Setup of harbor:
Design top, start of the top module:
module top(
    input clk, rst,
    input [3:0] key_in,
    output [6:0] seg,
    output [7:0] sel,
    output reg [2:0] led, sel_led,
    output buz
);
    wire [2:0] key_val;
    localparam  S1 = 3'd1,
                S2 = 3'd2,
                S3 = 3'd3,
                S4 = 3'd4;
    key u_key(
        .clk(clk),
        .rst(rst),
        .key_in(key_in),
        .key_val(key_val)
    );
    reg [20:0] data_to_show;
    seg u_seg(
        .clk(clk),
        .rst(rst),
        .seg(seg),
        .sel(sel),
        .data(data_to_show)
    );
    wire [20:0] data_clock, data_stopwatch, data_timer;
    wire [2:0] led_clock, led_timer;
    wire [2:0] key_val_clock, key_val_stopwatch, key_val_timer;
    reg [1:0] current_state, next_state;
    localparam  CLOCK       = 2'b00,
                STOPWATCH   = 2'b01,
                TIMER       = 2'b11;
    assign key_val_clock = (current_state == CLOCK) ? key_val : 3'd0;
    assign key_val_stopwatch = (current_state == STOPWATCH) ? key_val : 3'd0;
    assign key_val_timer = (current_state == TIMER) ? key_val : 3'd0;
    clock u_clock (
        .clk(clk),
        .rst(rst),
        .key_val(key_val_clock),
        .data(data_clock),
        .led(led_clock)
    );
    stopwatch u_stopwatch (
        .clk(clk),
        .rst(rst),
        .key_val(key_val_stopwatch),
        .data(data_stopwatch)
    );
    timer u_timer (
        .clk(clk),
        .rst(rst),
        .key_val(key_val_timer),
  ...
Settings: LEC_CHECK=0, CAP_MARGIN=20, CORE_MARGIN=2, CORE_UTILIZATION=40, SLEW_MARGIN=20; clock period 7.99 ns.
run.sh (not shown) runs the stock make flow with config.mk's settings and CLKGATE_MAP_FILE=.
Changes in xenon relative to harbor:
# harbor
export LEC_CHECK = 0
export CAP_MARGIN = 20
export CORE_MARGIN = 2
export CORE_UTILIZATION = 40
export SLEW_MARGIN = 20
create_clock -name core_clock -period 7.99 [get_ports {clk}]
# xenon
export LEC_CHECK = 0
export CAP_MARGIN = 20
export CORE_MARGIN = 2
export CORE_UTILIZATION = 72
export CTS_CLUSTER_SIZE = 24
export SLEW_MARGIN = 20
create_clock -name core_clock -period 4.81 [get_ports {clk}]
==> results <==
The final report for xenon shows a completed flow and a layout that fails verification, specifically setup timing.
The core region area in harbor is 1.8 times that in xenon.
The higher sum of negative setup slack of xenon and harbor is in harbor.
Required time of the worst setup path: xenon lower than harbor
Diff harbor -> xenon: global-route wire length before repair up 27%; largest fanout on the critical path down 19.
## Diff of input files: sierra against xenon
# xenon
export LEC_CHECK = 0
export CAP_MARGIN = 20
export CORE_MARGIN = 2
export CORE_UTILIZATION = 72
export CTS_CLUSTER_SIZE = 24
export SLEW_MARGIN = 20
create_clock -name core_clock -period 4.81 [get_ports {clk}]
# sierra
export LEC_CHECK = 0
export CAP_MARGIN = 20
export CORE_MARGIN = 2
export CORE_UTILIZATION = 72
export SLEW_MARGIN = 20
create_clock -name core_clock -period 7.99 [get_ports {clk}]
Among xenon and sierra, a clean, completed layout was produced by sierra alone.
Summary of the comparison: area growth from synthesis to layout is lower in sierra, relative to xenon.
Delta (sierra minus xenon): sequential share of layout area grew by 4.3 points, non-clock buffer count shrank by about 80%.
sierra against xenon: largest fanout on the critical path higher; final standard cell area without fillers -12%.
Setup changes, sierra to ember
# sierra
export LEC_CHECK = 0
export CAP_MARGIN = 20
export CORE_MARGIN = 2
export CORE_UTILIZATION = 72
export SLEW_MARGIN = 20
create_clock -name core_clock -period 7.99 [get_ports {clk}]
# ember
export LEC_CHECK = 0
export CAP_MARGIN = 20
export CORE_MARGIN = 2
export CORE_UTILIZATION = 49
export SLEW_MARGIN = 20
create_clock -name core_clock -period 7.99 [get_ports {clk}]
--- outcome ---
- Number of rows created at floorplan: ember vs sierra up 9
- Max headroom to the max-slew limit across sierra and ember: sierra
- Worst hold margin sits lower in ember than in sierra.
- On wire length of the first global-routing pass, sierra and ember are basically level.
- Against sierra, die size in ember rose by more than a quarter.
- Taking sierra as the reference, in ember global-route usage now sits lower, floorplan core density now sits lower, total wire length now sits higher, average vias per placed instance now sits lower, final area now sits higher.
- Compare sierra and ember | cell count lower: sierra
--- input diff ember..indigo ---
# ember
export LEC_CHECK = 0
export CAP_MARGIN = 20
export CORE_MARGIN = 2
export CORE_UTILIZATION = 49
export SLEW_MARGIN = 20
create_clock -name core_clock -period 7.99 [get_ports {clk}]
# indigo
export LEC_CHECK = 0
export CAP_MARGIN = 20
export CORE_MARGIN = 2
export CORE_UTILIZATION = 16
export SLEW_MARGIN = 20
create_clock -name core_clock -period 14.9 [get_ports {clk}]
Notes after the runs:
- From ember to indigo the numbers moved as follows: share of total power in sequential cells down 2.1 points, final non-filler cell area now larger, setup slack increased by 5.46 ns relative to the old numbers.
The following lists how raven was set up differently from indigo:
# indigo
export LEC_CHECK = 0
export CAP_MARGIN = 20
export CORE_MARGIN = 2
export CORE_UTILIZATION = 16
export SLEW_MARGIN = 20
create_clock -name core_clock -period 14.9 [get_ports {clk}]
# raven
export LEC_CHECK = 0
export CAP_MARGIN = 20
export CORE_MARGIN = 2
export CORE_UTILIZATION = 56
export SLEW_MARGIN = 20
create_clock -name core_clock -period 8.76 [get_ports {clk}]
Notes after the runs:
Flip-flop and latch share of the layout cell area sits higher in raven than in indigo.
Summed instance area of the synthesized netlist essentially unchanged between raven and indigo.
For the count of placed standard cells including taps, raven came in about 30% lower than indigo did.
Measured against indigo, the area of the core region of raven comes out at 0.29 times the reference value.
Of raven and indigo, the run reporting the higher wire length was indigo.

========
## job 4393
top again, from the RTL that the note above started with.
clock: 4.65 ns
lec_check: 0
abc_area: 1
cap_margin: 20
core_margin: 2
core_utilization: 68
cts_cluster_diameter: 355
slew_margin: 20
No crash in job 4393: every stage finished, but the layout fails its final checks due to negative setup slack.
The inputs of job 7967 differ from those of job 4393 as listed below.
Settings: removing CTS_CLUSTER_DIAMETER (formerly 355); changing CORE_UTILIZATION from 68 to 66; removing ABC_AREA (formerly 1); changing the clock period (ns, I/O delays scaled along) from 4.65 to 4.52.
==> results <==
- The layout from job 7967, despite a flow that completed every stage, fails the layout checks, with the failing checks listed as negative setup slack.
- Higher post-route worst hold slack goes to job 4393 over job 7967.
- Clock-buffer cell count: job 4393 vs job 7967 identical
- Wire: job 7967 routes less than job 4393
- Compared with job 4393, job 7967 shows a higher overall power after layout.
- Summary of job 7967 over job 4393: count of standard-cell rows up 1; share of the clock period used by the worst path climbed 5.3 points; detailed-routing iteration count for the pre-antenna-repair pass roughly the same; combinational gate area up 7.7%.
- Job 7967 vs job 4393 on final cell count: job 7967 is the lower one.
Setup changes, job 7967 to job 4378
Settings: CTS_CLUSTER_DIAMETER: unset -> 361; CTS_CLUSTER_SIZE: unset -> 37; SETUP_SLACK_MARGIN: unset -> 0.52; PLACE_DENSITY: unset -> 0.42; ABC_AREA: unset -> 1; CORE_ASPECT_RATIO: unset -> 0.91; CORE_UTILIZATION: 66 -> 72.
==> comparison <==
Taking job 7967 as the reference, in job 4378 smallest setup slack after layout higher; post-synthesis cell count from yosys now sits higher. Ran to the end and failed final checks on negative setup slack: job 4378. In the reports for job 4378 and job 7967, the smaller clock network fraction of total power belongs to job 4378. The estimated power of job 4378 ends up lower than the estimate for job 7967.
For job 5375, these inputs were changed with respect to job 4378:
Settings: CORE_ASPECT_RATIO: 0.91 -> unset; SETUP_SLACK_MARGIN: 0.52 -> unset; CTS_CLUSTER_DIAMETER: 361 -> unset; CTS_CLUSTER_SIZE: 37 -> 99; PLACE_DENSITY: 0.42 -> unset; the clock period (ns, I/O delays scaled along): 4.52 -> 4.56.
Notes after the runs:
- Looking at top power group, the the clock network result is from job 5375; the registers one comes from job 4378.
- Total via count after detailed routing was lower in the run labelled job 4378.
- [job 5375] flow finished | final checks: failed | reasons: negative setup slack
- Summary: with job 4378 as the reference, final routed wire length divided by cell count in job 5375 moved up by more than 10%.
- Job 5375 against job 4378; post-cts gate resize count is up by more than a quarter.
- Sort job 4378 and job 5375 by number of global-route vias before repair, ascending, and job 4378 comes first.
- Final cell area: job 5375 above job 4378

========
== run A ==
Starting RTL as in the previous note.
export LEC_CHECK = 0
export ABC_AREA = 1
export CAP_MARGIN = 0
export CELL_PAD_IN_SITES_GLOBAL_PLACEMENT = 1
export CORE_MARGIN = 5
export CORE_UTILIZATION = 52
export CTS_CLUSTER_DIAMETER = 178
export CTS_CLUSTER_SIZE = 100
export HOLD_SLACK_MARGIN = 0.14
export MAX_ROUTING_LAYER = met5
export MIN_ROUTING_LAYER = met1
export PLACE_DENSITY_LB_ADDON = 0.24
export SETUP_SLACK_MARGIN = 1.27
export SLEW_MARGIN = 20
export TNS_END_PERCENT = 30
create_clock -name core_clock -period 9.7 [get_ports {clk}]
> inputs changed (run A -> run B)
# run A
export LEC_CHECK = 0
export ABC_AREA = 1
export CAP_MARGIN = 0
export CELL_PAD_IN_SITES_GLOBAL_PLACEMENT = 1
export CORE_MARGIN = 5
export CORE_UTILIZATION = 52
export CTS_CLUSTER_DIAMETER = 178
export CTS_CLUSTER_SIZE = 100
export HOLD_SLACK_MARGIN = 0.14
export MAX_ROUTING_LAYER = met5
export MIN_ROUTING_LAYER = met1
export PLACE_DENSITY_LB_ADDON = 0.24
export SETUP_SLACK_MARGIN = 1.27
export SLEW_MARGIN = 20
export TNS_END_PERCENT = 30
create_clock -name core_clock -period 9.7 [get_ports {clk}]
# run B
export LEC_CHECK = 0
export CAP_MARGIN = 0
export CELL_PAD_IN_SITES_DETAIL_PLACEMENT = 1
export CELL_PAD_IN_SITES_GLOBAL_PLACEMENT = 1
export CORE_MARGIN = 5
export CORE_UTILIZATION = 52
export CTS_CLUSTER_DIAMETER = 178
export CTS_CLUSTER_SIZE = 100
export HOLD_SLACK_MARGIN = 0.14
export MAX_ROUTING_LAYER = met5
export MIN_ROUTING_LAYER = met1
export PLACE_DENSITY_LB_ADDON = 0.03
export SETUP_SLACK_MARGIN = 1.84
export SLEW_MARGIN = 20
create_clock -name core_clock -period 9.7 [get_ports {clk}]
Notes after the runs:
Going from run A to run B, setup slack decreased 0.81 ns; routed wire length on met2 increased 2200 um. Run A → run B: max-capacitance violation count stayed essentially flat, worst hold slack stayed essentially flat. Part of the power in combinational logic essentially unchanged between run B and run A. [compare] base=run A new=run B: design area went up by about 0.9%; data arrival time of the critical path +0.81 ns. Re highest cell delay on the worst timing path: run B is 0.08 ns up on run A.
## Diff of input files: run C against run B
# run B
export LEC_CHECK = 0
export CAP_MARGIN = 0
export CELL_PAD_IN_SITES_DETAIL_PLACEMENT = 1
export CELL_PAD_IN_SITES_GLOBAL_PLACEMENT = 1
export CORE_MARGIN = 5
export CORE_UTILIZATION = 52
export CTS_CLUSTER_DIAMETER = 178
export CTS_CLUSTER_SIZE = 100
export HOLD_SLACK_MARGIN = 0.14
export MAX_ROUTING_LAYER = met5
export MIN_ROUTING_LAYER = met1
export PLACE_DENSITY_LB_ADDON = 0.03
export SETUP_SLACK_MARGIN = 1.84
export SLEW_MARGIN = 20
create_clock -name core_clock -period 9.7 [get_ports {clk}]
# run C
export LEC_CHECK = 0
export CAP_MARGIN = 0
export CELL_PAD_IN_SITES_GLOBAL_PLACEMENT = 1
export CORE_MARGIN = 2
export CORE_UTILIZATION = 65
export CTS_CLUSTER_SIZE = 17
export MAX_ROUTING_LAYER = met5
export MIN_ROUTING_LAYER = met1
export SLEW_MARGIN = 20
create_clock -name core_clock -period 5.68 [get_ports {clk}]
==> comparison <==
Final worst setup slack was higher in run B than in run C.
seg[0] as the capturing element of the worst setup path was reported by run C, and seg[4] by run B.
Compared run C vs run B, and setup slack of the worst register-to-register path is down in run C.
Relative to run B, final area has gone up in run C.
Input-level comparison between run D and run C:
# run C
export LEC_CHECK = 0
export CAP_MARGIN = 0
export CELL_PAD_IN_SITES_GLOBAL_PLACEMENT = 1
export CORE_MARGIN = 2
export CORE_UTILIZATION = 65
export CTS_CLUSTER_SIZE = 17
export MAX_ROUTING_LAYER = met5
export MIN_ROUTING_LAYER = met1
export SLEW_MARGIN = 20
create_clock -name core_clock -period 5.68 [get_ports {clk}]
# run D
export LEC_CHECK = 0
export CAP_MARGIN = 0
export CELL_PAD_IN_SITES_GLOBAL_PLACEMENT = 0
export CORE_MARGIN = 5
export CORE_UTILIZATION = 68
export CTS_CLUSTER_SIZE = 17
export HOLD_SLACK_MARGIN = 0.14
export MAX_ROUTING_LAYER = met5
export MIN_ROUTING_LAYER = met1
export SETUP_SLACK_MARGIN = 1.66
export SLEW_MARGIN = 20
create_clock -name core_clock -period 9.7 [get_ports {clk}]
==> comparison <==
Final-layout clock-cell area share: run D > run C
Area overhead of the layout relative to synthesis in run D is 4.5 points below run C.
Average via count per standard cell: run C vs run D, no meaningful difference
Sequential share of layout area was lower in run C than in run D.
In run D relative to run C, via count of the first global-routing pass had gone down by a few percent.
Run D vs run C: number of vias after detailed routing down by a few percent
Run C → run D: detailed-route wire length per cell has decreased; part of the total power dissipated in combinational logic has decreased.
Input-level comparison between run E and run D:
# run D
export LEC_CHECK = 0
export CAP_MARGIN = 0
export CELL_PAD_IN_SITES_GLOBAL_PLACEMENT = 0
export CORE_MARGIN = 5
export CORE_UTILIZATION = 68
export CTS_CLUSTER_SIZE = 17
export HOLD_SLACK_MARGIN = 0.14
export MAX_ROUTING_LAYER = met5
export MIN_ROUTING_LAYER = met1
export SETUP_SLACK_MARGIN = 1.66
export SLEW_MARGIN = 20
create_clock -name core_clock -period 9.7 [get_ports {clk}]
# run E
export LEC_CHECK = 0
export CAP_MARGIN = 0
export CELL_PAD_IN_SITES_GLOBAL_PLACEMENT = 1
export CORE_MARGIN = 5
export CORE_UTILIZATION = 52
export CTS_CLUSTER_DIAMETER = 132
export CTS_CLUSTER_SIZE = 49
export HOLD_SLACK_MARGIN = 0.14
export MAX_ROUTING_LAYER = met5
export MIN_ROUTING_LAYER = met1
export PLACE_DENSITY_LB_ADDON = 0.24
export SETUP_SLACK_MARGIN = 1.68
export SLEW_MARGIN = 20
create_clock -name core_clock -period 9.7 [get_ports {clk}]
Findings:
- Every stage of the flow completed for run E, and the final layout passed the timing, design-rule and antenna checks.
- In run E, the via count came out about 1.1% below the value in run D.
- On power, the lower figure sits with run E, not run D.
- Compared run E against run D; hold slack within noise.
- The area growth from synthesis to layout of run D and that of run E are within noise of each other.
- Run E vs. run D: area of all placed cells without fillers did not really move; largest net degree at the start of global routing picked up an extra 8.1%; site row count went up.
Input changes introduced in run F (baseline for comparison: run E):
# run E
export LEC_CHECK = 0
export CAP_MARGIN = 0
export CELL_PAD_IN_SITES_GLOBAL_PLACEMENT = 1
export CORE_MARGIN = 5
export CORE_UTILIZATION = 52
export CTS_CLUSTER_DIAMETER = 132
export CTS_CLUSTER_SIZE = 49
export HOLD_SLACK_MARGIN = 0.14
export MAX_ROUTING_LAYER = met5
export MIN_ROUTING_LAYER = met1
export PLACE_DENSITY_LB_ADDON = 0.24
export SETUP_SLACK_MARGIN = 1.68
export SLEW_MARGIN = 20
create_clock -name core_clock -period 9.7 [get_ports {clk}]
# run F
export LEC_CHECK = 0
export CAP_MARGIN = 0
export CELL_PAD_IN_SITES_GLOBAL_PLACEMENT = 1
export CORE_MARGIN = 2
export CORE_UTILIZATION = 65
export CTS_CLUSTER_SIZE = 17
export HOLD_SLACK_MARGIN = 0.3
export MAX_ROUTING_LAYER = met5
export MIN_ROUTING_LAYER = met1
export SLEW_MARGIN = 20
create_clock -name core_clock -period 5.68 [get_ports {clk}]
Findings:
Higher proportion of cell area occupied by multi-input gates was reported by run E, not run F. Run E → run F: number of buffers other than clock buffers in the final layout now sits higher, register area closely matched the old numbers, via count saw an increase, total detailed-routing wirelength up about 2.2%. | clock power share | lower: run E |.
Power figures rest on the tool's default switching activity, not on a simulated workload.
